<file path="design/flow/run.sh">
#!/bin/bash
# the make line also repeats each setting of config.mk as NAME=value (left out here)
make -C /OpenROAD-flow-scripts/flow DESIGN_CONFIG=/design/flow/config.mk WORK_HOME=/design/flow/orfs CLKGATE_MAP_FILE= finish
</file>
<file path="design/flow/config.mk">
export PLATFORM = sky130hd
export DESIGN_NAME = TOP_VIEW
export DESIGN_NICKNAME = TOP_VIEW
export VERILOG_FILES = /design/flow/design.v
export SDC_FILE = /design/flow/constraint.sdc
export NUM_CORES = 4
export LEC_CHECK = 0
export ABC_AREA = 1
export CAP_MARGIN = 20
export CORE_ASPECT_RATIO = 0.5
export CORE_MARGIN = 2
export CORE_UTILIZATION = 62
export CTS_CLUSTER_DIAMETER = 294
export CTS_CLUSTER_SIZE = 96
export PLACE_DENSITY = 0.36
export SLEW_MARGIN = 20
export TNS_END_PERCENT = 10
</file>
<file path="design/flow/design.v">
module DECODER_UNIT
(input wire [1:0]            alu_fun,
output reg arith_enable,logic_enable,comp_enable,shift_enable);
  always@(*)
  begin
    arith_enable = 1'b0;
    logic_enable = 1'b0;
    comp_enable = 1'b0;
    shift_enable = 1'b0;
    case(alu_fun)
      4'b00:arith_enable = 1'b1;
      4'b01:logic_enable = 1'b1;
      4'b10:comp_enable = 1'b1;
      4'b11:shift_enable = 1'b1;
      default: begin
            arith_enable = 1'b0;
            logic_enable = 1'b0;
            comp_enable =1'b 0;
            shift_enable = 1'b0;
        end
      endcase
  end
endmodule
module ARITHMATIC_UNIT#(parameter alu_width =16)
(
  input wire [alu_width-1:0]  A,B,
  input wire                  clk,rst,
  input wire arith_enable,
  input wire [1:0]            alu_fun,
  output reg                  arith_flag,carry_out,
  output reg [alu_width-1:0]  arith_out);
reg [alu_width:0] arith_out_reg;
wire carry_out_reg;
reg arith_flag_reg;  
always@(posedge clk or negedge rst)
begin
  if(!rst)
    begin
    arith_out <= 16'b0;
    carry_out <= 16'b0;
    arith_flag <= 16'b0;
    end
  else
   begin
    arith_out <= arith_out_reg[alu_width-1:0];
    carry_out <= carry_out_reg;
    arith_flag <= arith_flag_reg;
   end 
end
always@(*)
  begin
    arith_out_reg   = 1'b0  ;
    arith_flag_reg  = 1'b0 ;
      if(arith_enable)
        begin
    case(alu_fun)  
    4'b00:begin
    arith_out_reg   = A+B  ;
    arith_flag_reg  = 1'b1 ;
            end
    4'b01:begin
    arith_out_reg   = A-B  ;
    arith_flag_reg  = 1'b1 ;
           end
    4'b10:begin
    arith_out_reg   = A*B  ;
    arith_flag_reg  = 1'b1 ;
            end
    4'b11:begin
    arith_out_reg   = (B == 0) ? {1'b0, {alu_width{1'b1}}} : A/B  ;
    arith_flag_reg  = 1'b1 ;
           end
          endcase
          end    
end
assign carry_out_reg = arith_out_reg[alu_width] ;
endmodule
module LOGIC_UNIT#(parameter alu_width =16)
(
  input wire [alu_width-1:0]  A,B,
  input wire                  clk,rst,
  input wire logic_enable,
  input wire [1:0]            alu_fun,
  output reg                  logic_flag,
  output reg [alu_width-1:0]  logic_out);
reg [alu_width-1:0] logic_out_reg;
reg logic_flag_reg;
always @ (posedge clk or negedge rst)
 begin 
   if (!rst)
     begin
      logic_out  <= 'b0 ;
      logic_flag <= 'b0 ;	
	 end
   else
     begin   
      logic_out  <= logic_out_reg ;
      logic_flag <= logic_flag_reg ;
	 end
 end	
always@(*)
begin
    logic_out_reg  = 1'b0  ;
    logic_flag_reg = 1'b0 ;
    if(logic_enable)
        begin
    case(alu_fun)  
    4'b00:begin
    logic_out_reg   = A&B  ;
    logic_flag_reg  = 1'b1 ;
            end
    4'b01:begin
    logic_out_reg   = A|B  ;
    logic_flag_reg  = 1'b1 ;
           end
    4'b10:begin
    logic_out_reg   = ~(A&B) ;
    logic_flag_reg  = 1'b1 ;
            end
    4'b11:begin
    logic_out_reg   = ~(A|B) ;
    logic_flag_reg  = 1'b1 ;
           end
          endcase
          end            
end 
endmodule
module comparsion_unit#(parameter alu_width =16)
(
  input wire [alu_width-1:0]  A,B,
  input wire                  clk,rst,
  input wire comp_enable,
  input wire [1:0]            alu_fun,
  output reg                  comp_flag,
  output reg [alu_width-1:0]  comp_out);
reg comp_out_reg ;
reg  comp_flag_reg ;
always @ (posedge clk or negedge rst)
 begin 
   if (!rst)
     begin
      comp_out  <= 'b0 ;
      comp_flag <= 'b0 ;	
	 end
   else
     begin   
      comp_out  <= comp_out_reg ;
      comp_flag <= comp_flag_reg ;
	 end
 end
always@(*)
    begin
      comp_out_reg = 1'b0;
      comp_flag_reg = 1'b0;
      if(comp_enable)
        begin
  case(alu_fun)
      4'b00:begin
      comp_out_reg = 1'b0;
      comp_flag_reg = 1'b1;
      end 
      4'b01:begin
        comp_flag_reg  = 1'b1;
        if(A==B)
           begin
    comp_out_reg = 1'b1;
          end
       else
          begin
    comp_out_reg   = 1'b0;
          end
        end
    4'b10:begin
      comp_flag_reg  = 1'b1 ;
      if(A > B)
        begin
    comp_out_reg   = 1'b1;
        end
    else
        begin
    comp_out_reg   = 1'b0;
        end
        end
    4'b11:begin
      comp_flag_reg  = 1'b1;
      if(A < B)
          begin
    comp_out_reg   = 16'b1;
          end
    else
          begin
    comp_out_reg   = 1'b0;
          end
      end
   endcase
          end
   end
  endmodule
module shift_unit#(parameter alu_width =16)
(
  input wire [alu_width-1:0]  A,B,
  input wire                  clk,rst,
  input wire                shift_enable,
  input wire [1:0]            alu_fun,
  output reg                  shift_flag,
  output reg [alu_width-1:0]  shift_out);
reg [alu_width-1:0]  shift_out_reg ;
reg shift_flag_reg ;
always @ (posedge clk or negedge rst)
 begin 
   if (!rst)
     begin
      shift_out  <= 'b0 ;
      shift_flag <= 'b0 ;	
	 end
   else
     begin   
      shift_out  <= shift_out_reg ;
      shift_flag <= shift_flag_reg ;
	 end
 end
   always@(*)
begin
        shift_out_reg = 1'b0;
        shift_flag_reg = 1'b0;
      if(shift_enable)
        begin
      case(alu_fun)  
        4'b00:begin
        shift_flag_reg = 1'b1;
        shift_out_reg = A >> 1;
        end
        4'b01:begin
        shift_out_reg = A << 1;
        shift_flag_reg = 1'b1;
        end
        4'b10:begin
        shift_flag_reg = 1'b1;
        shift_out_reg = B >> 1;
         end
        4'b11:begin
        shift_flag_reg = 1'b1;
        shift_out_reg = B << 1;
        end
      endcase
end
end 
endmodule
module TOP_VIEW#(parameter alu_width =16)
(
  input wire [alu_width-1:0]    A,B,
  input wire                    clk,rst,
  input wire [3:0]              alu_fun,
  output wire                   arith_flag,carry_out,logic_flag,comp_flag,shift_flag,
  output wire [alu_width-1:0]   arith_out,logic_out,comp_out,shift_out
  );
wire                  comp_enable ;
wire                  shift_enable ;
wire                  logic_enable ;
wire                  arith_enable ;
  DECODER_UNIT U_decoder(
  .alu_fun(alu_fun[3:2]),
  .arith_enable(arith_enable),
  .logic_enable(logic_enable),
  .shift_enable(shift_enable),
  .comp_enable(comp_enable)
  );
  ARITHMATIC_UNIT U_arithmatic(
  .A(A),
  .arith_enable(arith_enable),
  .B(B),
  .clk(clk),
  .rst(rst),
  .alu_fun(alu_fun[1:0]),
  .arith_out(arith_out),
  .arith_flag(arith_flag),
  .carry_out(carry_out)
  );
   LOGIC_UNIT U_logic(
  .A(A),
  .logic_enable(logic_enable),
  .B(B),
  .clk(clk),
  .rst(rst),
  .alu_fun(alu_fun[1:0]),
  .logic_out(logic_out),
  .logic_flag(logic_flag)
   );
   comparsion_unit U_comp (
  .A(A),
  .comp_enable(comp_enable),
  .B(B),
  .clk(clk),
  .rst(rst),
  .alu_fun(alu_fun[1:0]),
  .comp_out(comp_out),
  .comp_flag(comp_flag)
  );
  shift_unit U_shift(
  .A(A),
  .shift_enable(shift_enable),
  .B(B),
  .clk(clk),
  .rst(rst),
  .alu_fun(alu_fun[1:0]),
  .shift_out(shift_out),
  .shift_flag(shift_flag)
  );
endmodule
</file>
<file path="design/flow/constraint.sdc">
create_clock -name core_clock -period 19.5 [get_ports {clk}]
set_input_delay 3.9000 -clock core_clock [delete_from_list [all_inputs] [get_ports {clk}]]
set_output_delay 3.9000 -clock core_clock [all_outputs]
set_load 0.01 [all_outputs]
</file>
==> results of run 1 <==
metrics by stage:
step / hold slack (ps) / setup WS [ps] / power (mW) / utilization
after CTS: 3750 / -7240 / 1.44 / 0.868
after global placement: 4060 / -7750 / 1.23 / 0.810
after floorplan: 3600 / -7620 / 0.894 / -
after detailed placement: 4080 / -8720 / 1.28 / 0.810
timing repair:
action                     4_1_cts
gates resized                  151
setup buffers                   90
setup endpoints to repair        5
pin swaps                      109
gates cloned                     4
==> CHANGELOG.md, run 1 <==
### Implementation results

- Run status: stopped before the end
- Fail Step: 5_1_grt
- Ys flops: 54
- Rows: 41
- Maximum buffer depth of the clock tree: 2
- Top-area cell share: 0.194
- CTS root buf: clkbuf_16
- Xor+xnor area frac: 0.0694
- Adder-Cell Fraction of Synth Area: 0.313
- Placed Area: 20,600 um^2
- Cell Type Count: 64
- Inst Count DP: 3,182
- Cell count after synthesis: 2,405
- Port bufs: 91
- Die W: 232 um
- Number of enable flip-flop cells: 0
- Main logic family after synthesis: adder cells
- Ys async rst share: 1.00
- Compound-Gate Fraction of Synth Area: 0.169
- Die H: 118 um
- Core footprint: 25,400 um^2
- Leading area contributor after synthesis: ha_1
- Yosys Chip Area: 16,200 um^2
- Cts hold-fix bufs: 0
- Mapped Area: 16,200 um^2
- Die footprint: 27,500 um^2
- Synth Flop Type: dfrtp_1
- CTS Buf Count: 5
- Ys cells: 2,405
- Count leader, synth: nand2_1
- Post-synth seq share: 0.0836
- Gpl congestion: 1.00
- Synth area leaders: ha_1 (19%), nand2_1 (13%), fa_1 (12%), inv_1 (10%), dfrtp_1 (8.4%)
- H-Tree Depth: 2
- Yosys warns: 5
- Simple Share, Synth: 0.221
- Post-synth top cells: nand2_1 (565), inv_1 (435), ha_1 (251)
- Clock sinks: 54
- I/O pin cnt: 107
- Post-DP HPWL: 45,600 um
- Post-synthesis mux area share: 0.000619
- Synth Area per Inst: 6.72 um^2
- Init Core Util: 0.637
==> inputs of run 2 (changes only) <==
Settings changed: ABC_AREA 1 to not set, CORE_ASPECT_RATIO 0.5 to not set, CORE_MARGIN 2 to 5, CORE_UTILIZATION 62 to 56, CTS_CLUSTER_DIAMETER 294 to not set, CTS_CLUSTER_SIZE 96 to not set, HOLD_SLACK_MARGIN set to 0.25, MIN_ROUTING_LAYER set to met1, PLACE_DENSITY 0.36 to 0.46, SETUP_SLACK_MARGIN set to 5.0, TNS_END_PERCENT 10 to not set.
Clock period 19.5 ns to 24.6 ns, I/O delays scaled along.
==> run 2 against run 1 <==
The layout now fails its checks (setup timing); synthesized cell count is 15% lower; die size rose by 18%; synthesized area up 0.33%.
==> CHANGELOG.md, run 2 <==
### Metrics

- Number of enable flip-flop cells: 0 (unchanged)
- Worst slew pin tran: 1130 ps
- Post-layout net count: 3,072
- Largest net degree at the start of global routing: 89
- End point of the critical path: U_arithmatic.arith_out[0]
- CP Launch Point: B[0]
- P&R area growth vs syn: 46.1%
- Top-area cell share: 0.194 (about the same)
- DR vias/cell: 6.20
- Gpl congestion: 1.01 (was 1.00)
- Ys async rst share: 1.00 (unchanged)
- Post-DP HPWL: 48,400 um (was 45,600 um)
- Delay-heaviest family, CP: AND-OR/OR-AND gates
- I/O pin cnt: 107 (unchanged)
- Synth area leaders: ha_1 (19%), fa_1 (12%), dfrtp_1 (8.3%), xnor2_1 (5.7%), nor2_1 (5.6%) (was ha_1 (19%), nand2_1 (13%), fa_1 (12%), inv_1 (10%), dfrtp_1 (8.4%))
- Die footprint: 32,500 um^2 (was 27,500 um^2)
- CP max stage cell: or4_4
- Final WL: 69,400 um
- Cell mode on critical path: buf_4
- Routed wire per std cell: 22.6 um
- Die W: 180 um (was 232 um)
- Ys cells: 2,054 (was 2,405)
- Register share of total power: 0.077
- Peak VDD IR: 0.0786 mV
- CP bufs+invs: 35
- CTS Buf Count: 5 (unchanged)
- Antenna Nets Post-Route: 0
- Rows: 62 (was 41)
- Max-cap viol count: 0
- Clock transition at path regs: 80 ps
- Main logic family after synthesis: adder cells (unchanged)
- Cell internal pwr: 0.638 mW
- Ys flops: 54 (unchanged)
- Post-synth seq share: 0.0833 (was 0.0836)
- Yosys Chip Area: 16,200 um^2 (about the same)
- Critical path depth in cells: 142
- CP startpoint kind: primary input
- Pwr Density: 53.4 nW/um^2
- Die H: 180 um (was 118 um)
- Hold crit path type: primary input to asynchronous set/reset pin
- Placed Area: 21,300 um^2 (was 20,600 um^2)
- Count leader, synth: ha_1 (was nand2_1)
- Max Slew Vio Count: 0
- Final worst setup slack: -5800 ps
- DRC viols: 0
- DP Worst Slack: -6490 ps (was -8720 ps)
- Switching Share: 0.496
- Adder-Cell Fraction of Synth Area: 0.312 (was 0.313)
- Compound-Gate Fraction of Synth Area: 0.193 (was 0.169)
- Final Cycle Share: 1.24
- CP required: 24,790 ps
- Final hold vios: 0
- Tmin final: 30,400 ps
- P_leak: 11.5 nW
- Unrepaired setup endpoints after global routing: true
- Mapped Area: 16,200 um^2 (about the same)
- P_seq: 0.0981 mW
- Peak Freq: 32.9 MHz
- Number of setup violations in the final report: 3
- Cell area after layout: 23,700 um^2
- Arrival @ worst endpoint: 30,590 ps
- Port bufs: 91 (unchanged)
- H-Tree Depth: 2 (unchanged)
- Combinational power share: 0.863
- Gr usage total: 0.387
- Synth Area per Inst: 7.89 um^2 (was 6.72 um^2)
- Critical path's largest stage delay: 620 ps
- Post-synthesis mux area share: 0.0587 (was 0.000619)
- Tool warnings: 66
- GR Overflow Total: 0
- CTS tree: yes
- Maximum buffer depth of the clock tree: 2 (unchanged)
- Clock distribution power: 0.0753 mW
- Critical path class: primary input to register
- Init Core Util: 0.566 (was 0.637)
- Run status: failed layout checks (was stopped before the end)
- Vias in the first global route: 19,034
- Vias post-DR: 19,045
- Drt first pass iters: 6
- Cell Type Count: 103 (was 64)
- Post-synth top cells: ha_1 (251), nor2_1 (242), inv_1 (199) (was nand2_1 (565), inv_1 (435), ha_1 (251))
- Fill count: 1,727
- Relative slew slack: 0.248
- Combinational power: 1.09 mW
- Crit path capture type: register
- Initial antenna violation count: 1
- Simple Share, Synth: 0.198 (was 0.221)
- Xor+xnor area frac: 0.0794 (was 0.0694)
- Pwr top: combinational cells
- Detailed Route Iter0 Violations: 2,153
- Clock power frac: 0.059
- Layout check fault list: setup timing
- Yosys warns: 5 (unchanged)
- Clock sinks: 54 (unchanged)
- Sw power: 0.628 mW
- Leading area contributor after synthesis: ha_1 (unchanged)
- Core footprint: 28,600 um^2 (was 25,400 um^2)
- First-pass GRT wire length: 101,000 um
- CTS root buf: clkbuf_16 (unchanged)
- Maximum fanout along the worst path: 8
- Cell count after synthesis: 2,054 (was 2,405)
- Synth Flop Type: dfrtp_1 (unchanged)
## run 2: routing by layer
layer | vias up | share of wire | GRT usage
li1 | 8386 | - | -
met3 | 405 | 0.12 | 0.0884
met2 | 1334 | 0.44 | 0.629
met1 | 8920 | 0.37 | 0.481
met4 | 0 | 0.072 | 0.201
met5 | - | 0 | 0
## run 2: per-stage QoR
step	power, mW	TNS [ps]	util	hold slack [ps]	cells
2_1_floorplan	0.774	-10190	-	4620	2069
3_3_place_gp	1.06	-12600	0.743	5070	2919
3_5_place_dp	1.09	-15080	0.743	5080	2919
4_1_cts	1.21	-9580	0.804	4760	3035
5_1_grt	1.36	-16390	0.828	4810	3073
6_report	1.27	-13300	0.828	4740	3073
## run 2: layout make-up
cell class              instances  area (um^2)  share of cell area
clock inverters                 3         28.8             0.00121
well taps                     384          480              0.0203
clock buffers                   5          125             0.00528
repair buffers                712         5690               0.240
diodes                          1         2.50            0.000106
flip-flops and latches         54         1350              0.0570
inverters                     204          787              0.0332
multi-input cells            1710        15200               0.643
## run 2: timing repair
| action | in CTS | in global routing |
|---|---|---|
| pin swaps | 118 | 52 |
| buffers inserted | 108 | 37 |
| hold buffers | 0 | 0 |
| setup endpoints to repair | 6 | 7 |
| gates resized | 232 | 80 |
==> inputs of run 3 (changes only) <==
Settings changed: ABC_AREA set to 1, CORE_MARGIN 5 to 2, CORE_UTILIZATION 56 to 67, HOLD_SLACK_MARGIN 0.25 to not set, MIN_ROUTING_LAYER met1 to not set, PLACE_DENSITY 0.46 to not set, SETUP_SLACK_MARGIN 5.0 to not set.
Clock period 24.6 ns to 25.7 ns, I/O delays scaled along.
==> run 3 against run 2 <==
The run now fails in 5_1_grt; die size is 22% lower; synthesized cell count up 17%; synthesized area fell by 0.32%.
==> CHANGELOG.md, run 3 <==
### Implementation results

- Post-synth top cells: nand2_1 (565), inv_1 (435), ha_1 (251) (was ha_1 (251), nor2_1 (242), inv_1 (199))
- Synth Area per Inst: 6.72 um^2 (was 7.89 um^2)
- Post-synth seq share: 0.0836 (was 0.0833)
- Yosys Chip Area: 16,200 um^2 (about the same)
- Number of enable flip-flop cells: 0 (unchanged)
- CTS root buf: clkbuf_16 (unchanged)
- Leading area contributor after synthesis: ha_1 (unchanged)
- Die H: 159 um (was 180 um)
- Main logic family after synthesis: adder cells (unchanged)
- Count leader, synth: nand2_1 (was ha_1)
- Port bufs: 91 (unchanged)
- Mapped Area: 16,200 um^2 (about the same)
- DP Worst Slack: -4300 ps (was -6490 ps)
- Yosys warns: 5 (unchanged)
- Init Core Util: 0.685 (was 0.566)
- Halt Reason: [ERROR DPL-0038] Utilization greater than 100%, impossible to legalize
- Cell count after synthesis: 2,405 (was 2,054)
- Compound-Gate Fraction of Synth Area: 0.169 (was 0.193)
- Core footprint: 23,600 um^2 (was 28,600 um^2)
- Gpl congestion: 1.05 (was 1.01)
- Rows: 56 (was 62)
- I/O pin cnt: 107 (unchanged)
- CTS Buf Count: 5 (unchanged)
- Simple Share, Synth: 0.221 (was 0.198)
- Maximum buffer depth of the clock tree: 2 (unchanged)
- Adder-Cell Fraction of Synth Area: 0.313 (was 0.312)
- Post-synthesis mux area share: 0.000619 (was 0.0587)
- Clock sinks: 54 (unchanged)
- H-Tree Depth: 2 (unchanged)
- Top-area cell share: 0.194 (about the same)
- Placed Area: 20,500 um^2 (was 21,300 um^2)
- Synth area leaders: ha_1 (19%), nand2_1 (13%), fa_1 (12%), inv_1 (10%), dfrtp_1 (8.4%) (was ha_1 (19%), fa_1 (12%), dfrtp_1 (8.3%), xnor2_1 (5.7%), nor2_1 (5.6%))
- Ys flops: 54 (unchanged)
- Run status: stopped before the end (was failed layout checks)
- Post-DP HPWL: 47,300 um (was 48,400 um)
- Ys cells: 2,405 (was 2,054)
- Fail Step: 5_1_grt
- Ys async rst share: 1.00 (unchanged)
- Xor+xnor area frac: 0.0694 (was 0.0794)
- Inst Count DP: 3,128 (was 2,919)
- Die footprint: 25,400 um^2 (was 32,500 um^2)
- Synth Flop Type: dfrtp_1 (unchanged)
- Cell Type Count: 64 (was 103)
- Die W: 159 um (was 180 um)
run 3: what timing repair did:
item	in CTS
gates cloned	3
pin swaps	124
endpoints found under the hold margin	0
buffers inserted	140
gates resized	153
setup endpoints to repair	3
hold buffers	0
==> inputs of run 4 (changes only) <==
Settings changed: CORE_UTILIZATION 67 to 68, CTS_CLUSTER_DIAMETER set to 294, CTS_CLUSTER_SIZE set to 96, PLACE_DENSITY set to 0.36.
Clock period 25.7 ns to 35.5 ns, I/O delays scaled along.
==> run 4 against run 3 <==
Now clean on timing, DRC and antenna; synthesized cell count unchanged; die size down 1.4%; synthesized area unchanged.
==> CHANGELOG.md, run 4 <==
### Metrics

- Vias in the first global route: 15,813
- Clock sinks: 54 (unchanged)
- Number of enable flip-flop cells: 0 (unchanged)
- Top-area cell share: 0.194 (unchanged)
- Pwr top: combinational cells
- DP Worst Slack: 74.6 ps (was -4300 ps)
- Peak Freq: 30.0 MHz
- Xor+xnor area frac: 0.0694 (unchanged)
- Inst Count DP: 2,766 (was 3,128)
- Yosys Chip Area: 16,200 um^2 (unchanged)
- Mapped Area: 16,200 um^2 (unchanged)
- Combinational power share: 0.824
- Pwr Total: 0.714 mW
- CP startpoint kind: primary input
- Simple Share, Synth: 0.221 (unchanged)
- Compound-Gate Fraction of Synth Area: 0.169 (unchanged)
- Tmin final: 33,280 ps
- Cell Type Count: 64 (unchanged)
- Synth area leaders: ha_1 (19%), nand2_1 (13%), fa_1 (12%), inv_1 (10%), dfrtp_1 (8.4%) (unchanged)
- Ys flops: 54 (unchanged)
- Maximum buffer depth of the clock tree: 2 (unchanged)
- Sw power: 0.384 mW
- Cell area after layout: 18,000 um^2
- Switching Share: 0.538
- Synth Area per Inst: 6.72 um^2 (unchanged)
- Vias post-DR: 16,670
- Cts hold-fix bufs: 0 (unchanged)
- Yosys warns: 5 (unchanged)
- Placed Area: 17,300 um^2 (was 20,500 um^2)
- P_leak: 10.2 nW
- Arrival @ worst endpoint: 33,440 ps
- Die footprint: 25,000 um^2 (was 25,400 um^2)
- Final worst setup slack: 2220 ps
- Worst slew pin tran: 1010 ps
- Port bufs: 91 (unchanged)
- Critical path's largest stage delay: 590 ps
- End point of the critical path: U_arithmatic.arith_out[0]
- Ys async rst share: 1.00 (unchanged)
- Layout Cells excl Fill: 2,802
- Cell mode on critical path: nand2_1
- Post-layout net count: 2,868
- Die H: 158 um (was 159 um)
- H-Tree Depth: 2 (unchanged)
- Final WL: 53,300 um
- Pwr Density: 39.8 nW/um^2
- Post-synthesis mux area share: 0.000619 (unchanged)
- Tool warnings: 63
- CTS root buf: clkbuf_16 (unchanged)
- Delay-heaviest family, CP: simple AND/OR/NAND/NOR gates
- Peak VDD IR: 0.0526 mV
- Crit path capture type: register
- GR Overflow Total: 0
- Routed wire per std cell: 19.0 um
- CP required: 35,660 ps
- Detailed Route Iter0 Violations: 1,705
- Worst hold slack: 6920 ps
- P&R area growth vs syn: 11.1%
- CP Launch Point: B[0]
- Critical path depth in cells: 207
- Adder-Cell Fraction of Synth Area: 0.313 (unchanged)
- Diodes inserted: 0
- Post-synth top cells: nand2_1 (565), inv_1 (435), ha_1 (251) (unchanged)
- Antenna Nets Post-Route: 0
- Post-synth seq share: 0.0836 (unchanged)
- CP bufs+invs: 31
- Initial antenna violation count: 0
- Relative slew slack: 0.325
- Main logic family after synthesis: adder cells (unchanged)
- CTS tree: yes
- Final Cycle Share: 0.937
- DR vias/cell: 5.95
- DRC viols: 0
- Gpl congestion: 1.03 (was 1.05)
- Maximum fanout along the worst path: 21
- Run status: finished clean (was stopped before the end)
- Hold crit path type: primary input to asynchronous set/reset pin
- Rows: 56 (unchanged)
- Clock transition at path regs: 70 ps
- I/O pin cnt: 107 (unchanged)
- Core footprint: 23,400 um^2 (was 23,600 um^2)
- Cell internal pwr: 0.330 mW
- Max Slew Vio Count: 0
- CTS Buf Count: 5 (unchanged)
- CP max stage cell: clkdlybuf4s50_1
- Drt first pass iters: 6
- Die W: 158 um (was 159 um)
- Init Core Util: 0.691 (was 0.685)
- Combinational power: 0.588 mW
- Synth Flop Type: dfrtp_1 (unchanged)
- Clock distribution power: 0.0573 mW
- Gr usage total: 0.419
- Ys cells: 2,405 (unchanged)
- P_seq: 0.0687 mW
- Count leader, synth: nand2_1 (unchanged)
- First-pass GRT wire length: 80,900 um
- Largest net degree at the start of global routing: 55
- Clock power frac: 0.080
- Post-DP HPWL: 39,400 um (was 47,300 um)
- Fill count: 1,880
- Number of setup violations in the final report: 0
- Cell count after synthesis: 2,405 (unchanged)
- Max-cap viol count: 0
- Critical path class: primary input to register
- Register share of total power: 0.096
- Leading area contributor after synthesis: ha_1 (unchanged)
- Final hold vios: 0
## run 4: through the flow
stage | util | TNS, ps
after floorplan | - | 0
final | 0.767 | 0
after global routing | 0.767 | -174
after global placement | 0.739 | 0
after CTS | 0.746 | 0
after detailed placement | 0.739 | 0
## run 4: routing by layer
| metal | track usage | routed length (um) |
|---|---|---|
| met5 | 0 | 0 |
| met4 | 0.253 | 4040 |
| met3 | 0.0838 | 5970 |
| met2 | 0.688 | 23400 |
| met1 | 0.507 | 19800 |
## run 4: final cells by class
cell class | count | area [um^2] | area share
repair buffers | 155 | 1410 | 0.0785
flip-flops and latches | 54 | 1350 | 0.0753
clock buffers | 6 | 139 | 0.00774
multi-input cells | 1787 | 12800 | 0.712
clock inverters | 1 | 30.0 | 0.00167
well taps | 319 | 399 | 0.0222
inverters | 480 | 1840 | 0.102
## run 4: what timing repair did
action,4_1_cts,5_1_grt
setup endpoints to repair,0,2
resized,0,71
endpoints found under the hold margin,0,0
setup buffers,0,26
==> inputs of run 5 (changes only) <==
Settings changed: CELL_PAD_IN_SITES_DETAIL_PLACEMENT set to 0, CELL_PAD_IN_SITES_GLOBAL_PLACEMENT set to 0, CORE_UTILIZATION 68 to 71, CTS_CLUSTER_DIAMETER 294 to 358, CTS_CLUSTER_SIZE 96 to 15, HOLD_SLACK_MARGIN set to 0.28, MIN_ROUTING_LAYER set to met1, PLACE_DENSITY 0.36 to not set, PLACE_DENSITY_LB_ADDON set to 0.13, SETUP_SLACK_MARGIN set to -0.84, TNS_END_PERCENT set to 35.
Clock period 35.5 ns to 28.5 ns, I/O delays scaled along.
==> run 5 against run 4 <==
The flow now stops in 5_1_grt; synthesized cell count is the same; synthesized area is the same; die size shrank 4.1%.
==> CHANGELOG.md, run 5 <==
### Implementation results

- Rows: 55 (was 56)
- Ys flops: 54 (unchanged)
- Leading area contributor after synthesis: ha_1 (unchanged)
- H-Tree Depth: 2 (unchanged)
- Post-synthesis mux area share: 0.000619 (unchanged)
- Xor+xnor area frac: 0.0694 (unchanged)
- Post-DP HPWL: 46,300 um (was 39,400 um)
- Yosys warns: 5 (unchanged)
- Top-area cell share: 0.194 (unchanged)
- Compound-Gate Fraction of Synth Area: 0.169 (unchanged)
- Ys async rst share: 1.00 (unchanged)
- Synth Area per Inst: 6.72 um^2 (unchanged)
- Post-synth seq share: 0.0836 (unchanged)
- Die footprint: 24,000 um^2 (was 25,000 um^2)
- Yosys Chip Area: 16,200 um^2 (unchanged)
- Ys cells: 2,405 (unchanged)
- Synth area leaders: ha_1 (19%), nand2_1 (13%), fa_1 (12%), inv_1 (10%), dfrtp_1 (8.4%) (unchanged)
- Gpl congestion: 1.10 (was 1.03)
- Cell count after synthesis: 2,405 (unchanged)
- Port bufs: 91 (unchanged)
- Number of enable flip-flop cells: 0 (unchanged)
- CTS root buf: clkbuf_16 (unchanged)
- Cell Type Count: 64 (unchanged)
- Inst Count DP: 3,092 (was 2,766)
- CTS Buf Count: 5 (unchanged)
- I/O pin cnt: 107 (unchanged)
- Cts hold-fix bufs: 0 (unchanged)
- Die W: 155 um (was 158 um)
- GR Overflow Total: 2,185
- Simple Share, Synth: 0.221 (unchanged)
- Core footprint: 22,500 um^2 (was 23,400 um^2)
- Run status: stopped before the end (was finished clean)
- Maximum buffer depth of the clock tree: 2 (unchanged)
- Post-synth top cells: nand2_1 (565), inv_1 (435), ha_1 (251) (unchanged)
- Count leader, synth: nand2_1 (unchanged)
- Main logic family after synthesis: adder cells (unchanged)
- Adder-Cell Fraction of Synth Area: 0.313 (unchanged)
- Clock sinks: 54 (unchanged)
- Die H: 155 um (was 158 um)
- Gr usage total: 1.02
- Fail Step: 5_1_grt
- Init Core Util: 0.718 (was 0.691)
- Mapped Area: 16,200 um^2 (unchanged)
- Synth Flop Type: dfrtp_1 (unchanged)
- Halt Reason: [ERROR GRT-0232] Routing congestion too high. Check the congestion heatmap in the GUI.
run 5: per-stage QoR:
step            util  TNS (ps)  instance area (um^2)  worst slack (ps)
4_1_cts        0.911     -1320                 20500             -1320
2_1_floorplan      -      -811                 16200              -811
3_3_place_gp   0.889      -740                 20000              -740
3_5_place_dp   0.890     -3750                 20000             -2560
run 5: repair_timing:
action / in CTS
endpoints found under the setup margin: 2
cloned: 1
pin swaps: 13
buffers inserted: 14
gates resized: 51
run 5: per-layer routing:
metal  overflow  GRT usage
met4        473       1.18
met5         15      0.590
met3         56      0.780
met2       1592       1.33
met1         49      0.899
==> inputs of run 6 (changes only) <==
Settings changed: CELL_PAD_IN_SITES_DETAIL_PLACEMENT 0 to not set, CELL_PAD_IN_SITES_GLOBAL_PLACEMENT 0 to not set, CORE_UTILIZATION 71 to 70, CTS_CLUSTER_DIAMETER 358 to 52, CTS_CLUSTER_SIZE 15 to not set, HOLD_SLACK_MARGIN 0.28 to not set, MIN_ROUTING_LAYER met1 to not set, PLACE_DENSITY set to 0.65, PLACE_DENSITY_LB_ADDON 0.13 to not set, SETUP_SLACK_MARGIN -0.84 to 5.0, TNS_END_PERCENT 35 to 65.
Clock period 28.5 ns to 32.6 ns, I/O delays scaled along.
==> run 6 against run 5 <==
The flow again stops in 5_1_grt; die size up 1.4%; synthesized area unchanged; synthesized cell count unchanged.
==> CHANGELOG.md, run 6 <==
### Implementation results

- Yosys warns: 5 (unchanged)
- Die footprint: 24,300 um^2 (was 24,000 um^2)
- Synth area leaders: ha_1 (19%), nand2_1 (13%), fa_1 (12%), inv_1 (10%), dfrtp_1 (8.4%) (unchanged)
- Synth Flop Type: dfrtp_1 (unchanged)
- Simple Share, Synth: 0.221 (unchanged)
- Mapped Area: 16,200 um^2 (unchanged)
- Number of enable flip-flop cells: 0 (unchanged)
- Die W: 156 um (was 155 um)
- Run status: stopped before the end (unchanged)
- Cell Type Count: 64 (unchanged)
- H-Tree Depth: 2 (unchanged)
- Post-synth top cells: nand2_1 (565), inv_1 (435), ha_1 (251) (unchanged)
- Synth Area per Inst: 6.72 um^2 (unchanged)
- Halt Reason: [ERROR GRT-0232] Routing congestion too high. Check the congestion heatmap in the GUI. (unchanged)
- Gpl congestion: 1.04 (was 1.10)
- Rows: 55 (unchanged)
- I/O pin cnt: 107 (unchanged)
- Main logic family after synthesis: adder cells (unchanged)
- Compound-Gate Fraction of Synth Area: 0.169 (unchanged)
- Adder-Cell Fraction of Synth Area: 0.313 (unchanged)
- Init Core Util: 0.714 (was 0.718)
- CTS root buf: clkbuf_16 (unchanged)
- Clock sinks: 54 (unchanged)
- Die H: 156 um (was 155 um)
- Post-synth seq share: 0.0836 (unchanged)
- Maximum buffer depth of the clock tree: 2 (unchanged)
- Cell count after synthesis: 2,405 (unchanged)
- GR Overflow Total: 4,784
- Xor+xnor area frac: 0.0694 (unchanged)
- Count leader, synth: nand2_1 (unchanged)
- Ys async rst share: 1.00 (unchanged)
- Ys cells: 2,405 (unchanged)
- Fail Step: 5_1_grt (unchanged)
- Core footprint: 22,600 um^2 (was 22,500 um^2)
- Post-DP HPWL: 41,100 um (was 46,300 um)
- Leading area contributor after synthesis: ha_1 (unchanged)
- Post-synthesis mux area share: 0.000619 (unchanged)
- Gr usage total: 1.23
- Ys flops: 54 (unchanged)
- CTS Buf Count: 5 (unchanged)
- Port bufs: 91 (unchanged)
- Yosys Chip Area: 16,200 um^2 (unchanged)
- Top-area cell share: 0.194 (unchanged)
## run 6: metrics by stage
| step | instance area [um^2] | instances | setup slack (ps) | hold WS (ps) |
|---|---|---|---|---|
| floorplan | 16600 | 2420 | 2860 | 6220 |
| global placement | 17700 | 2744 | 515 | 6660 |
| detailed placement | 17700 | 2744 | -721 | 6680 |
| CTS | 20600 | 2988 | 3280 | 6370 |
## run 6: what timing repair did
action,in CTS
gates cloned,9
pin swaps,197
hold buffers,0
resized,313
buffers inserted,227
setup endpoints to repair,4
## run 6: routing by layer
metal	track usage	GRT overflow
met1	0.981	201
met4	1.31	753
met5	0.805	39
met2	1.76	3629
met3	0.907	162
==> inputs of run 7 (changes only) <==
Settings changed: ABC_AREA 1 to not set, CORE_UTILIZATION 70 to 66, PLACE_DENSITY 0.65 to not set, SETUP_SLACK_MARGIN 5.0 to 4.51, TNS_END_PERCENT 65 to not set.
Clock period 32.6 ns to 35.0 ns, I/O delays scaled along.
==> run 7 against run 6 <==
The layout now fails its checks (setup timing); die size is 6.2% higher; synthesized area is 0.33% higher; synthesized cell count is 15% lower.
==> CHANGELOG.md, run 7 <==
### Metrics

- Number of enable flip-flop cells: 0 (unchanged)
- Tool warnings: 66
- CP bufs+invs: 19
- DR vias/cell: 7.35
- Placed Area: 18,100 um^2 (was 17,700 um^2)
- Max Slew Vio Count: 0
- Core footprint: 24,200 um^2 (was 22,600 um^2)
- Switching Share: 0.529
- CTS tree: yes
- Critical path depth in cells: 131
- Maximum fanout along the worst path: 8
- Number of setup violations in the final report: 1
- Worst slew pin tran: 1100 ps
- Unrepaired setup endpoints after global routing: true
- Top-area cell share: 0.194 (about the same)
- Cell count after synthesis: 2,054 (was 2,405)
- Ys async rst share: 1.00 (unchanged)
- Combinational power: 0.756 mW
- DP Worst Slack: -726 ps (was -721 ps)
- Ys flops: 54 (unchanged)
- Tmin final: 35,360 ps
- Setup TNS: -359 ps
- Post-synthesis mux area share: 0.0587 (was 0.000619)
- End point of the critical path: U_arithmatic.arith_out[0]
- CP Launch Point: B[3]
- Yosys Chip Area: 16,200 um^2 (about the same)
- Leading area contributor after synthesis: ha_1 (unchanged)
- Vias in the first global route: 17,643
- Final hold vios: 0
- Port bufs: 91 (unchanged)
- Gpl congestion: 1.00 (was 1.04)
- Worst hold slack: 6830 ps
- CP max stage cell: o21ai_0
- Register Area: 1350 um^2
- P_seq: 0.0695 mW
- DRC viols: 0
- Maximum buffer depth of the clock tree: 2 (unchanged)
- Antenna Nets Post-Route: 0
- I/O pin cnt: 107 (unchanged)
- Logic cell area: 15,400 um^2
- Main logic family after synthesis: adder cells (unchanged)
- Initial antenna violation count: 4
- CP required: 35,190 ps
- Cell mode on critical path: ha_1
- Post-synth seq share: 0.0833 (was 0.0836)
- Register share of total power: 0.079
- Rows: 57 (was 55)
- Drt first pass iters: 9
- Clock sinks: 54 (unchanged)
- Combinational power share: 0.860
- Gr usage total: 0.475
- Yosys warns: 5 (unchanged)
- Xor+xnor area frac: 0.0794 (was 0.0694)
- Layout check fault list: setup timing
- CTS root buf: clkbuf_16 (unchanged)
- Delay-heaviest family, CP: AND-OR/OR-AND gates
- Simple Share, Synth: 0.198 (was 0.221)
- Post-synth top cells: ha_1 (251), nor2_1 (242), inv_1 (199) (was nand2_1 (565), inv_1 (435), ha_1 (251))
- Ys cells: 2,054 (was 2,405)
- CP startpoint kind: primary input
- Cell area after layout: 21,200 um^2
- Hold crit path type: primary input to asynchronous set/reset pin
- Crit path capture type: register
- Die H: 161 um (was 156 um)
- Critical path class: primary input to register
- Synth Flop Type: dfrtp_1 (unchanged)
- Arrival @ worst endpoint: 35,550 ps
- Post-layout net count: 2,730
- Die footprint: 25,800 um^2 (was 24,300 um^2)
- Final WL: 75,900 um
- Mapped Area: 16,200 um^2 (about the same)
- GR Overflow Total: 0
- Final worst setup slack: -359 ps
- H-Tree Depth: 2 (unchanged)
- Peak VDD IR: 0.0510 mV
- Largest net degree at the start of global routing: 66
- Clock distribution power: 0.0541 mW
- P_leak: 9.85 nW
- Relative slew slack: 0.260
- Fill count: 1,133
- Compound-Gate Fraction of Synth Area: 0.193 (was 0.169)
- Sw power: 0.465 mW
- P&R area growth vs syn: 30.8%
- Cell internal pwr: 0.415 mW
- Peak Freq: 28.3 MHz
- Max-cap viol count: 0
- Final Cycle Share: 1.01
- CTS Buf Count: 5 (unchanged)
- Synth Area per Inst: 7.89 um^2 (was 6.72 um^2)
- Pwr Density: 41.5 nW/um^2
- Vias post-DR: 19,650
- Cts hold-fix bufs: 0 (unchanged)
- Detailed Route Iter0 Violations: 3,075
- Run status: failed layout checks (was stopped before the end)
- Die W: 161 um (was 156 um)
- First-pass GRT wire length: 95,800 um
- Critical path's largest stage delay: 840 ps
- Clock power frac: 0.061
- Synth area leaders: ha_1 (19%), fa_1 (12%), dfrtp_1 (8.3%), xnor2_1 (5.7%), nor2_1 (5.6%) (was ha_1 (19%), nand2_1 (13%), fa_1 (12%), inv_1 (10%), dfrtp_1 (8.4%))
- Cell Type Count: 103 (was 64)
- Pwr top: combinational cells
- Clock transition at path regs: 80 ps
- Count leader, synth: ha_1 (was nand2_1)
- Init Core Util: 0.669 (was 0.714)
- Routed wire per std cell: 28.4 um
- Adder-Cell Fraction of Synth Area: 0.312 (was 0.313)
- Post-DP HPWL: 43,600 um (was 41,100 um)
## run 7: what timing repair did
action	CTS	global route
buffers inserted	146	68
setup endpoints to repair	3	3
cloned	1	0
hold endpoints to repair	0	0
pin swaps	128	138
gates resized	216	107
## run 7: area by class of cell
cell class                      count  area share
Antenna cell                        2    0.000236
Clock buffer                        5     0.00590
Clock inverter                      3     0.00112
Inverter                          204      0.0372
Multi-Input combinational cell   1711       0.728
Sequential cell                    54      0.0637
Tap cell                          324      0.0191
Timing Repair Buffer              369       0.145
## run 7: per-layer routing
metal	up-vias	global-route usage	wire, um
met5	-	0	13
met4	2	0.300	7950
met3	851	0.134	12200
met2	2134	0.759	31200
met1	8959	0.565	24600
li1	7704	-	-
## run 7: stage by stage
stage,std cells,util,total power [mW]
2_1_floorplan,2069,-,0.543
3_3_place_gp,2447,0.745,0.690
3_5_place_dp,2447,0.745,0.705
4_1_cts,2602,0.830,0.796
5_1_grt,2671,0.875,0.922
6_report,2672,0.875,0.880
==> inputs of run 8 (changes only) <==
Settings changed: CORE_UTILIZATION 66 to 68, CTS_CLUSTER_DIAMETER 52 to 228, CTS_CLUSTER_SIZE set to 37, SETUP_SLACK_MARGIN 4.51 to -1.87.
Clock period 35.0 ns to 25.3 ns, I/O delays scaled along.
==> run 8 against run 7 <==
The flow now stops in 4_1_cts; die size shrank 2.9%; synthesized area stayed put; synthesized cell count did not move.
==> CHANGELOG.md, run 8 <==
### Implementation results

- Fail Step: 4_1_cts
- Compound-Gate Fraction of Synth Area: 0.193 (unchanged)
- Yosys warns: 5 (unchanged)
- Placed Area: 21,200 um^2 (was 18,100 um^2)
- Die footprint: 25,100 um^2 (was 25,800 um^2)
- Halt Reason: [ERROR DPL-0033] detailed placement checks failed during check placement.
- Core footprint: 23,500 um^2 (was 24,200 um^2)
- Xor+xnor area frac: 0.0794 (unchanged)
- Run status: stopped before the end (was failed layout checks)
- Post-synth top cells: ha_1 (251), nor2_1 (242), inv_1 (199) (unchanged)
- Cell Type Count: 103 (unchanged)
- Synth Area per Inst: 7.89 um^2 (unchanged)
- Post-synth seq share: 0.0833 (unchanged)
- Cell count after synthesis: 2,054 (unchanged)
- Top-area cell share: 0.194 (unchanged)
- Ys flops: 54 (unchanged)
- Adder-Cell Fraction of Synth Area: 0.312 (unchanged)
- Die H: 158 um (was 161 um)
- Synth area leaders: ha_1 (19%), fa_1 (12%), dfrtp_1 (8.3%), xnor2_1 (5.7%), nor2_1 (5.6%) (unchanged)
- Synth Flop Type: dfrtp_1 (unchanged)
- Die W: 158 um (was 161 um)
- Main logic family after synthesis: adder cells (unchanged)
- Ys cells: 2,054 (unchanged)
- Simple Share, Synth: 0.198 (unchanged)
- Ys async rst share: 1.00 (unchanged)
- Yosys Chip Area: 16,200 um^2 (unchanged)
- Gpl congestion: 1.10 (was 1.00)
- Rows: 56 (was 57)
- Port bufs: 91 (unchanged)
- Init Core Util: 0.691 (was 0.669)
- Mapped Area: 16,200 um^2 (unchanged)
- Post-synthesis mux area share: 0.0587 (unchanged)
- I/O pin cnt: 107 (unchanged)
- Post-DP HPWL: 52,000 um (was 43,600 um)
- Leading area contributor after synthesis: ha_1 (unchanged)
- Count leader, synth: ha_1 (unchanged)
- Number of enable flip-flop cells: 0 (unchanged)
-- run 8: metrics by stage --
| stage | power [mW] | utilization | std cells | setup slack (ps) | TNS [ps] |
|---|---|---|---|---|---|
| after floorplan | 0.752 | - | 2069 | -4660 | -8510 |
| after global placement | 1.01 | 0.902 | 2855 | -5040 | -10000 |
| after detailed placement | 1.09 | 0.902 | 2855 | -6520 | -13770 |
==> inputs of run 9 (changes only) <==
Settings changed: ABC_AREA set to 0, CTS_CLUSTER_DIAMETER 228 to 380, CTS_CLUSTER_SIZE 37 to 23, PLACE_DENSITY set to 0.65, SETUP_SLACK_MARGIN -1.87 to not set, TNS_END_PERCENT set to 5.
Clock period 25.3 ns to 29.9 ns, I/O delays scaled along.
==> run 9 against run 8 <==
The flow stops in 5_1_grt; die size is the same; synthesized area is the same; synthesized cell count is the same.
==> CHANGELOG.md, run 9 <==
### Implementation results

- Post-synth top cells: ha_1 (251), nor2_1 (242), inv_1 (199) (unchanged)
- Yosys Chip Area: 16,200 um^2 (unchanged)
- Cts hold-fix bufs: 0
- Maximum buffer depth of the clock tree: 2
- Die W: 158 um (unchanged)
- Ys flops: 54 (unchanged)
- Top-area cell share: 0.194 (unchanged)
- Count leader, synth: ha_1 (unchanged)
- Port bufs: 91 (unchanged)
- Halt Reason: [ERROR GRT-0116] Global routing finished with congestion. Check the congestion regions in the DRC Viewer. (was [ERROR DPL-0033] detailed placement checks failed during check placement.)
- Synth area leaders: ha_1 (19%), fa_1 (12%), dfrtp_1 (8.3%), xnor2_1 (5.7%), nor2_1 (5.6%) (unchanged)
- Yosys warns: 5 (unchanged)
- Inst Count DP: 2,831 (was 2,855)
- Clock sinks: 54
- Core footprint: 23,500 um^2 (unchanged)
- CTS root buf: clkbuf_16
- Rows: 56 (unchanged)
- Main logic family after synthesis: adder cells (unchanged)
- Run status: stopped before the end (unchanged)
- Xor+xnor area frac: 0.0794 (unchanged)
- Gr usage total: 0.829
- Cell Type Count: 103 (unchanged)
- Post-DP HPWL: 51,700 um (was 52,000 um)
- GR Overflow Total: 382
- Adder-Cell Fraction of Synth Area: 0.312 (unchanged)
- Die H: 158 um (unchanged)
- Cell count after synthesis: 2,054 (unchanged)
- Mapped Area: 16,200 um^2 (unchanged)
- Leading area contributor after synthesis: ha_1 (unchanged)
- Simple Share, Synth: 0.198 (unchanged)
- Post-synthesis mux area share: 0.0587 (unchanged)
- Gpl congestion: 1.04 (was 1.10)
- CTS Buf Count: 5
- Synth Flop Type: dfrtp_1 (unchanged)
- Die footprint: 25,100 um^2 (unchanged)
- Ys cells: 2,054 (unchanged)
- Synth Area per Inst: 7.89 um^2 (unchanged)
- Fail Step: 5_1_grt (was 4_1_cts)
- Init Core Util: 0.691 (unchanged)
- Compound-Gate Fraction of Synth Area: 0.193 (unchanged)
- Number of enable flip-flop cells: 0 (unchanged)
- Ys async rst share: 1.00 (unchanged)
- I/O pin cnt: 107 (unchanged)
- Post-synth seq share: 0.0833 (unchanged)
- H-Tree Depth: 2
-- run 9: per-stage QoR --
| step | worst slack, ps | instance area [um^2] | hold WS [ps] |
|---|---|---|---|
| 4_1_cts | -1240 | 22500 | 5830 |
| 3_5_place_dp | -3210 | 21000 | 6150 |
| 3_3_place_gp | -1450 | 21000 | 6120 |
| 2_1_floorplan | -1030 | 16900 | 5680 |
-- run 9: repair_timing --
action                                  4_1_cts
pin swaps                                   134
endpoints found under the setup margin        2
setup buffers                                71
gates resized                               189
gates cloned                                  1
endpoints found under the hold margin         0
-- run 9: metal layers --
layer,global-route usage,GRT overflow
met1,0.772,9
met2,1.00,219
met3,0.679,6
met4,0.940,147
met5,0.371,1
==> inputs of run 10 (changes only) <==
Settings changed: ABC_AREA 0 to not set, CORE_MARGIN 2 to 4, CORE_UTILIZATION 68 to 40, CTS_CLUSTER_DIAMETER 380 to 240, CTS_CLUSTER_SIZE 23 to not set, GPL_TIMING_DRIVEN set to 0, MAX_ROUTING_LAYER set to met4, MIN_ROUTING_LAYER set to met2, PLACE_DENSITY 0.65 to not set, SETUP_SLACK_MARGIN set to 5.0, TNS_END_PERCENT 5 to 35.
Clock period 29.9 ns to 22.0 ns, I/O delays scaled along.
==> run 10 against run 9 <==
The layout now fails its checks (setup timing); synthesized area stayed put; die size grew 75%; synthesized cell count did not move.
==> CHANGELOG.md, run 10 <==
### Metrics

- Pwr Density: 63.3 nW/um^2
- Worst hold slack: 4120 ps
- Fill count: 3,626
- CP startpoint kind: primary input
- I/O pin cnt: 107 (unchanged)
- Critical path depth in cells: 135
- Vias in the first global route: 25,652
- Peak Freq: 32.2 MHz
- Combinational power: 1.21 mW
- First-pass GRT wire length: 110,000 um
- Relative slew slack: 0.195
- CTS Buf Count: 5 (unchanged)
- Cts hold-fix bufs: 0 (unchanged)
- Cell mode on critical path: ha_1
- Peak VDD IR: 0.0662 mV
- Cell area after layout: 22,200 um^2
- Core footprint: 39,900 um^2 (was 23,500 um^2)
- CP required: 22,190 ps
- Drt first pass iters: 15
- Adder-Cell Fraction of Synth Area: 0.312 (unchanged)
- End point of the critical path: U_arithmatic.arith_out[0]
- Post-synthesis mux area share: 0.0587 (unchanged)
- Pwr top: combinational cells
- CTS tree: yes
- Combinational power share: 0.857
- Crit path capture type: register
- Compound-Gate Fraction of Synth Area: 0.193 (unchanged)
- Final Cycle Share: 1.41
- Unrepaired setup endpoints after global routing: true
- Yosys Chip Area: 16,200 um^2 (unchanged)
- P_seq: 0.110 mW
- Die W: 209 um (was 158 um)
- CP bufs+invs: 21
- Post-DP HPWL: 49,500 um (was 51,700 um)
- Worst slew pin tran: 1210 ps
- Delay-heaviest family, CP: AND-OR/OR-AND gates
- Number of enable flip-flop cells: 0 (unchanged)
- Clock power frac: 0.065
- Clock sinks: 54 (unchanged)
- Register share of total power: 0.078
- Critical path's largest stage delay: 590 ps
- Final WL: 73,900 um
- Xor+xnor area frac: 0.0794 (unchanged)
- Placed Area: 18,400 um^2 (was 21,000 um^2)
- Max Slew Vio Count: 0
- Post-layout net count: 2,814
- Synth Area per Inst: 7.89 um^2 (unchanged)
- Main logic family after synthesis: adder cells (unchanged)
- Post-synth seq share: 0.0833 (unchanged)
- Maximum fanout along the worst path: 8
- Simple Share, Synth: 0.198 (unchanged)
- Count leader, synth: ha_1 (unchanged)
- DRC viols: 0
- GR Overflow Total: 0
- Ys flops: 54 (unchanged)
- Initial antenna violation count: 0
- Pwr Total: 1.41 mW
- Detailed Route Iter0 Violations: 6,166
- Routed wire per std cell: 25.0 um
- Post-synth top cells: ha_1 (251), nor2_1 (242), inv_1 (199) (unchanged)
- Die H: 209 um (was 158 um)
- Final worst setup slack: -9070 ps
- Synth area leaders: ha_1 (19%), fa_1 (12%), dfrtp_1 (8.3%), xnor2_1 (5.7%), nor2_1 (5.6%) (unchanged)
- Cell count after synthesis: 2,054 (unchanged)
- Hold crit path type: primary input to asynchronous set/reset pin
- Gpl congestion: 1.04 (about the same)
- Cell internal pwr: 0.666 mW
- Antenna Nets Post-Route: 0
- CP Launch Point: B[15]
- P_leak: 10.1 nW
- P&R area growth vs syn: 37.2%
- Run status: failed layout checks (was stopped before the end)
- Port bufs: 89 (was 91)
- Number of setup violations in the final report: 5
- Yosys warns: 5 (unchanged)
- Die footprint: 43,800 um^2 (was 25,100 um^2)
- Critical path class: primary input to register
- Sw power: 0.743 mW
- Synth Flop Type: dfrtp_1 (unchanged)
- Ys cells: 2,054 (unchanged)
- Ys async rst share: 1.00 (unchanged)
- CTS root buf: clkbuf_16 (unchanged)
- DR vias/cell: 8.05
- Largest net degree at the start of global routing: 55
- Arrival @ worst endpoint: 31,260 ps
- Leading area contributor after synthesis: ha_1 (unchanged)
- Final hold vios: 0
- Layout check fault list: setup timing
- Switching Share: 0.527
- Clock distribution power: 0.0920 mW
- Maximum buffer depth of the clock tree: 2 (unchanged)
- Mapped Area: 16,200 um^2 (unchanged)
- Vias post-DR: 23,832
- Tmin final: 31,070 ps
- Gr usage total: 0.512
- H-Tree Depth: 2 (unchanged)
- Setup TNS: -27,290 ps
- Tool warnings: 65
- Clock transition at path regs: 100 ps
- Rows: 73 (was 56)
- CP max stage cell: or4_4
- Top-area cell share: 0.194 (unchanged)
- Init Core Util: 0.406 (was 0.691)
- Max-cap viol count: 0
- Cell Type Count: 103 (unchanged)
run 10: layout make-up:
type | count | area, um^2 | area share
repair buffers | 351 | 2990 | 0.135
diodes | 7 | 17.5 | 0.000788
repair inverters | 2 | 25.0 | 0.00113
plain buffers | 101 | 686 | 0.0308
clock buffers | 5 | 125 | 0.00563
multi-input cells | 1710 | 15500 | 0.698
flip-flops and latches | 54 | 1350 | 0.0608
clock inverters | 3 | 28.8 | 0.00129
well taps | 525 | 657 | 0.0295
inverters | 204 | 831 | 0.0374
run 10: stage by stage:
stage / util / instances / worst slack, ps
CTS: 0.531 / 2893 / -8330
global placement: 0.462 / 2683 / -13540
detailed placement: 0.462 / 2684 / -13670
global route: 0.557 / 2955 / -9930
floorplan: - / 2069 / -7300
finish: 0.557 / 2962 / -9070
run 10: layer usage:
| layer | vias up | wire (um) | global-route usage |
|---|---|---|---|
| met5 | - | 0 | - |
| met4 | 0 | 11700 | 0.192 |
| met3 | 1171 | 29700 | 0.644 |
| met2 | 6749 | 32600 | 0.573 |
| met1 | 8100 | 0 | - |
| li1 | 7812 | - | - |
run 10: what timing repair did:
action / in CTS / in global routing
pin swaps: 138 / 102
cloned: 3 / 0
buffers inserted: 198 / 61
setup endpoints to repair: 9 / 8
gates resized: 295 / 116
==> inputs of run 11 (changes only) <==
Settings changed: CELL_PAD_IN_SITES_DETAIL_PLACEMENT set to 2, CELL_PAD_IN_SITES_GLOBAL_PLACEMENT set to 2, CORE_MARGIN 4 to 7, CORE_UTILIZATION 40 to 60, CTS_CLUSTER_DIAMETER 240 to not set, GPL_TIMING_DRIVEN 0 to not set, MAX_ROUTING_LAYER met4 to not set, SETUP_SLACK_MARGIN 5.0 to not set, TNS_END_PERCENT 35 to not set.
Clock period 22.0 ns to 36.0 ns, I/O delays scaled along.
==> run 11 against run 10 <==
The run now fails in 3_1_place_gp_skip_io; synthesized area stayed put; die size is 27% lower; synthesized cell count did not move.
==> CHANGELOG.md, run 11 <==
### Implementation results

- Synth area leaders: ha_1 (19%), fa_1 (12%), dfrtp_1 (8.3%), xnor2_1 (5.7%), nor2_1 (5.6%) (unchanged)
- Simple Share, Synth: 0.198 (unchanged)
- Run status: stopped before the end (was failed layout checks)
- Xor+xnor area frac: 0.0794 (unchanged)
- Post-synthesis mux area share: 0.0587 (unchanged)
- Die W: 178 um (was 209 um)
- Mapped Area: 16,200 um^2 (unchanged)
- Top-area cell share: 0.194 (unchanged)
- Compound-Gate Fraction of Synth Area: 0.193 (unchanged)
- Cell Type Count: 103 (unchanged)
- Init Core Util: 0.607 (was 0.406)
- Adder-Cell Fraction of Synth Area: 0.312 (unchanged)
- Post-synth seq share: 0.0833 (unchanged)
- Number of enable flip-flop cells: 0 (unchanged)
- Ys flops: 54 (unchanged)
- Ys cells: 2,054 (unchanged)
- Synth Area per Inst: 7.89 um^2 (unchanged)
- Main logic family after synthesis: adder cells (unchanged)
- Die footprint: 31,800 um^2 (was 43,800 um^2)
- Ys async rst share: 1.00 (unchanged)
- Core footprint: 26,700 um^2 (was 39,900 um^2)
- Count leader, synth: ha_1 (unchanged)
- Yosys Chip Area: 16,200 um^2 (unchanged)
- Rows: 60 (was 73)
- Post-synth top cells: ha_1 (251), nor2_1 (242), inv_1 (199) (unchanged)
- Halt Reason: [ERROR GPL-0301] Utilization 109.548 % exceeds 100%.
- Die H: 178 um (was 209 um)
- Cell count after synthesis: 2,054 (unchanged)
- Leading area contributor after synthesis: ha_1 (unchanged)
- Fail Step: 3_1_place_gp_skip_io
- Synth Flop Type: dfrtp_1 (unchanged)
- Yosys warns: 5 (unchanged)
==> inputs of run 12 (changes only) <==
Settings changed: CELL_PAD_IN_SITES_DETAIL_PLACEMENT 2 to not set, CELL_PAD_IN_SITES_GLOBAL_PLACEMENT 2 to not set, CORE_MARGIN 7 to 2, CORE_UTILIZATION 60 to 58, CTS_CLUSTER_DIAMETER set to 243, CTS_CLUSTER_SIZE set to 31, MIN_ROUTING_LAYER met2 to not set, SETUP_SLACK_MARGIN set to -1.7.
Clock period 36.0 ns to 23.4 ns, I/O delays scaled along.
==> run 12 against run 11 <==
The layout now fails its checks (setup timing); synthesized area is the same; die size down 7.9%; synthesized cell count stayed put.
==> CHANGELOG.md, run 12 <==
### Metrics

- Critical path's largest stage delay: 570 ps
- Yosys warns: 5 (unchanged)
- Relative slew slack: 0.233
- CP required: 23,590 ps
- Port bufs: 91
- Critical path class: primary input to register
- H-Tree Depth: 2
- Max Slew Vio Count: 0
- Fin util: 0.864
- Post-synth seq share: 0.0833 (unchanged)
- P&R area growth vs syn: 47.2%
- Gpl congestion: 0.989
- Cell internal pwr: 0.678 mW
- Run status: failed layout checks (was stopped before the end)
- Delay-heaviest family, CP: AND-OR/OR-AND gates
- Cell mode on critical path: buf_4
- Arrival @ worst endpoint: 31,760 ps
- Final WL: 76,200 um
- Synth Flop Type: dfrtp_1 (unchanged)
- Worst slew pin tran: 1150 ps
- Number of enable flip-flop cells: 0 (unchanged)
- Critical path depth in cells: 134
- Fill count: 1,488
- Ys cells: 2,054 (unchanged)
- Mapped Area: 16,200 um^2 (unchanged)
- Final worst setup slack: -8170 ps
- GR Overflow Total: 0
- DRC viols: 0
- Leading area contributor after synthesis: ha_1 (unchanged)
- I/O pin cnt: 107
- CP Launch Point: B[13]
- Cell count after synthesis: 2,054 (unchanged)
- Detailed Route Iter0 Violations: 2,345
- Post-synthesis mux area share: 0.0587 (unchanged)
- Initial antenna violation count: 1
- DR vias/cell: 6.57
- Inst Count DP: 2,927
- Gr usage total: 0.456
- Synth Area per Inst: 7.89 um^2 (unchanged)
- Pwr Density: 57.1 nW/um^2
- Largest net degree at the start of global routing: 89
- Layout Cells excl Fill: 3,066
- Tool warnings: 66
- Die W: 171 um (was 178 um)
- Switching Share: 0.502
- Maximum buffer depth of the clock tree: 2
- CP startpoint kind: primary input
- End point of the critical path: U_arithmatic.arith_out[0]
- CTS root buf: clkbuf_16
- Ys flops: 54 (unchanged)
- Main logic family after synthesis: adder cells (unchanged)
- Vias post-DR: 20,158
- Setup TNS: -21,150 ps
- Count leader, synth: ha_1 (unchanged)
- Logic cell area: 15,400 um^2
- P_seq: 0.104 mW
- Yosys Chip Area: 16,200 um^2 (unchanged)
- Die H: 171 um (was 178 um)
- Layout check fault list: setup timing
- Register share of total power: 0.076
- Crit path capture type: register
- Final Cycle Share: 1.35
- Sw power: 0.685 mW
- Init Core Util: 0.587 (was 0.607)
- Number of setup violations in the final report: 5
- Maximum fanout along the worst path: 11
- CP max stage cell: or4_4
- Pwr Total: 1.36 mW
- Register Area: 1350 um^2
- Tmin final: 31,570 ps
- Die footprint: 29,300 um^2 (was 31,800 um^2)
- Post-DP HPWL: 48,100 um
- Clock power frac: 0.058
- Top-area cell share: 0.194 (unchanged)
- Worst hold slack: 4510 ps
- Post-synth top cells: ha_1 (251), nor2_1 (242), inv_1 (199) (unchanged)
- Final hold vios: 0
- Cts hold-fix bufs: 0
- Max-cap viol count: 0
- P_leak: 11.5 nW
- Routed wire per std cell: 24.8 um
- Pwr top: combinational cells
- Combinational power share: 0.866
- Combinational power: 1.18 mW
- Core footprint: 27,600 um^2 (was 26,700 um^2)
- Ys async rst share: 1.00 (unchanged)
- Clock distribution power: 0.0793 mW
- Cell Type Count: 103 (unchanged)
- Unrepaired setup endpoints after global routing: true
- First-pass GRT wire length: 103,000 um
- Adder-Cell Fraction of Synth Area: 0.312 (unchanged)
- Xor+xnor area frac: 0.0794 (unchanged)
- Rows: 61 (was 60)
- Clock sinks: 54
- Synth area leaders: ha_1 (19%), fa_1 (12%), dfrtp_1 (8.3%), xnor2_1 (5.7%), nor2_1 (5.6%) (unchanged)
- Post-layout net count: 3,070
- Antenna Nets Post-Route: 0
- Hold crit path type: primary input to asynchronous set/reset pin
- Compound-Gate Fraction of Synth Area: 0.193 (unchanged)
- Clock transition at path regs: 80 ps
- Simple Share, Synth: 0.198 (unchanged)
- CP bufs+invs: 20
- Peak Freq: 31.7 MHz
- CTS Buf Count: 5
- Vias in the first global route: 19,192
- Peak VDD IR: 0.0711 mV
- CTS tree: yes
- Drt first pass iters: 8
[run 12: area by class of cell]
| type | count | share of cell area |
|---|---|---|
| multi-input combinational | 1710 | 0.647 |
| timing repair buffer | 710 | 0.237 |
| sequential | 54 | 0.0566 |
| inverter | 204 | 0.0330 |
| tap | 378 | 0.0198 |
| clock buffer | 5 | 0.00524 |
| clock inverter | 3 | 0.000996 |
| antenna | 2 | 0.000210 |
[run 12: what timing repair did]
item,CTS,global route
pin swaps,132,99
resized,212,138
gates cloned,0,0
endpoints found under the setup margin,3,4
setup buffers,96,42
[run 12: metrics by stage]
stage | cell area (um^2) | setup slack [ps]
6_report | 23900 | -8170
5_1_grt | 23900 | -8630
4_1_cts | 22900 | -5910
3_5_place_dp | 21300 | -7470
3_3_place_gp | 21300 | -7020
2_1_floorplan | 16900 | -6180
[run 12: per-layer routing]
layer	routed length, um	track usage	vias up
met5	90	0.0226	-
met4	7850	0.311	4
met3	9550	0.115	682
met2	32600	0.726	1688
met1	26000	0.540	9389
li1	-	-	8395
==> inputs of run 13 (changes only) <==
Settings changed: CORE_UTILIZATION 58 to 70, CTS_CLUSTER_DIAMETER 243 to not set, CTS_CLUSTER_SIZE 31 to 33, SETUP_SLACK_MARGIN -1.7 to 4.61.
Clock period 23.4 ns to 29.2 ns, I/O delays scaled along.
==> run 13 against run 12 <==
The flow now stops in 4_1_cts; synthesized cell count unchanged; synthesized area unchanged; die size down 17%.
==> CHANGELOG.md, run 13 <==
### Implementation results

- Synth Area per Inst: 7.89 um^2 (unchanged)
- Yosys Chip Area: 16,200 um^2 (unchanged)
- Port bufs: 91 (unchanged)
- Number of enable flip-flop cells: 0 (unchanged)
- Yosys warns: 5 (unchanged)
- Ys async rst share: 1.00 (unchanged)
- Run status: stopped before the end (was failed layout checks)
- Count leader, synth: ha_1 (unchanged)
- I/O pin cnt: 107 (unchanged)
- Compound-Gate Fraction of Synth Area: 0.193 (unchanged)
- Cell Type Count: 103 (unchanged)
- Fail Step: 4_1_cts
- Cell count after synthesis: 2,054 (unchanged)
- Top-area cell share: 0.194 (unchanged)
- Halt Reason: [ERROR DPL-0033] detailed placement checks failed during check placement.
- Die footprint: 24,400 um^2 (was 29,300 um^2)
- Inst Count DP: 2,800 (was 2,927)
- Synth Flop Type: dfrtp_1 (unchanged)
- Post-synth top cells: ha_1 (251), nor2_1 (242), inv_1 (199) (unchanged)
- Init Core Util: 0.714 (was 0.587)
- Synth area leaders: ha_1 (19%), fa_1 (12%), dfrtp_1 (8.3%), xnor2_1 (5.7%), nor2_1 (5.6%) (unchanged)
- Placed Area: 21,000 um^2 (was 21,300 um^2)
- Die W: 156 um (was 171 um)
- Simple Share, Synth: 0.198 (unchanged)
- Adder-Cell Fraction of Synth Area: 0.312 (unchanged)
- Mapped Area: 16,200 um^2 (unchanged)
- Xor+xnor area frac: 0.0794 (unchanged)
- Post-DP HPWL: 53,100 um (was 48,100 um)
- Post-synthesis mux area share: 0.0587 (unchanged)
- Gpl congestion: 1.07 (was 0.989)
- Leading area contributor after synthesis: ha_1 (unchanged)
- Core footprint: 22,700 um^2 (was 27,600 um^2)
- Die H: 156 um (was 171 um)
- Ys flops: 54 (unchanged)
- Main logic family after synthesis: adder cells (unchanged)
- Ys cells: 2,054 (unchanged)
- Post-synth seq share: 0.0833 (unchanged)
- Rows: 55 (was 61)
==> run 13: metrics by stage <==
| step | TNS, ps | power [mW] | hold WS, ps | worst slack [ps] |
|---|---|---|---|---|
| floorplan | -1540 | 0.652 | 5540 | -1540 |
| global placement | -2070 | 0.868 | 5990 | -1880 |
| detailed placement | -5640 | 0.936 | 6010 | -3740 |
No activity file was given, so power comes from the tool's default toggle rates.
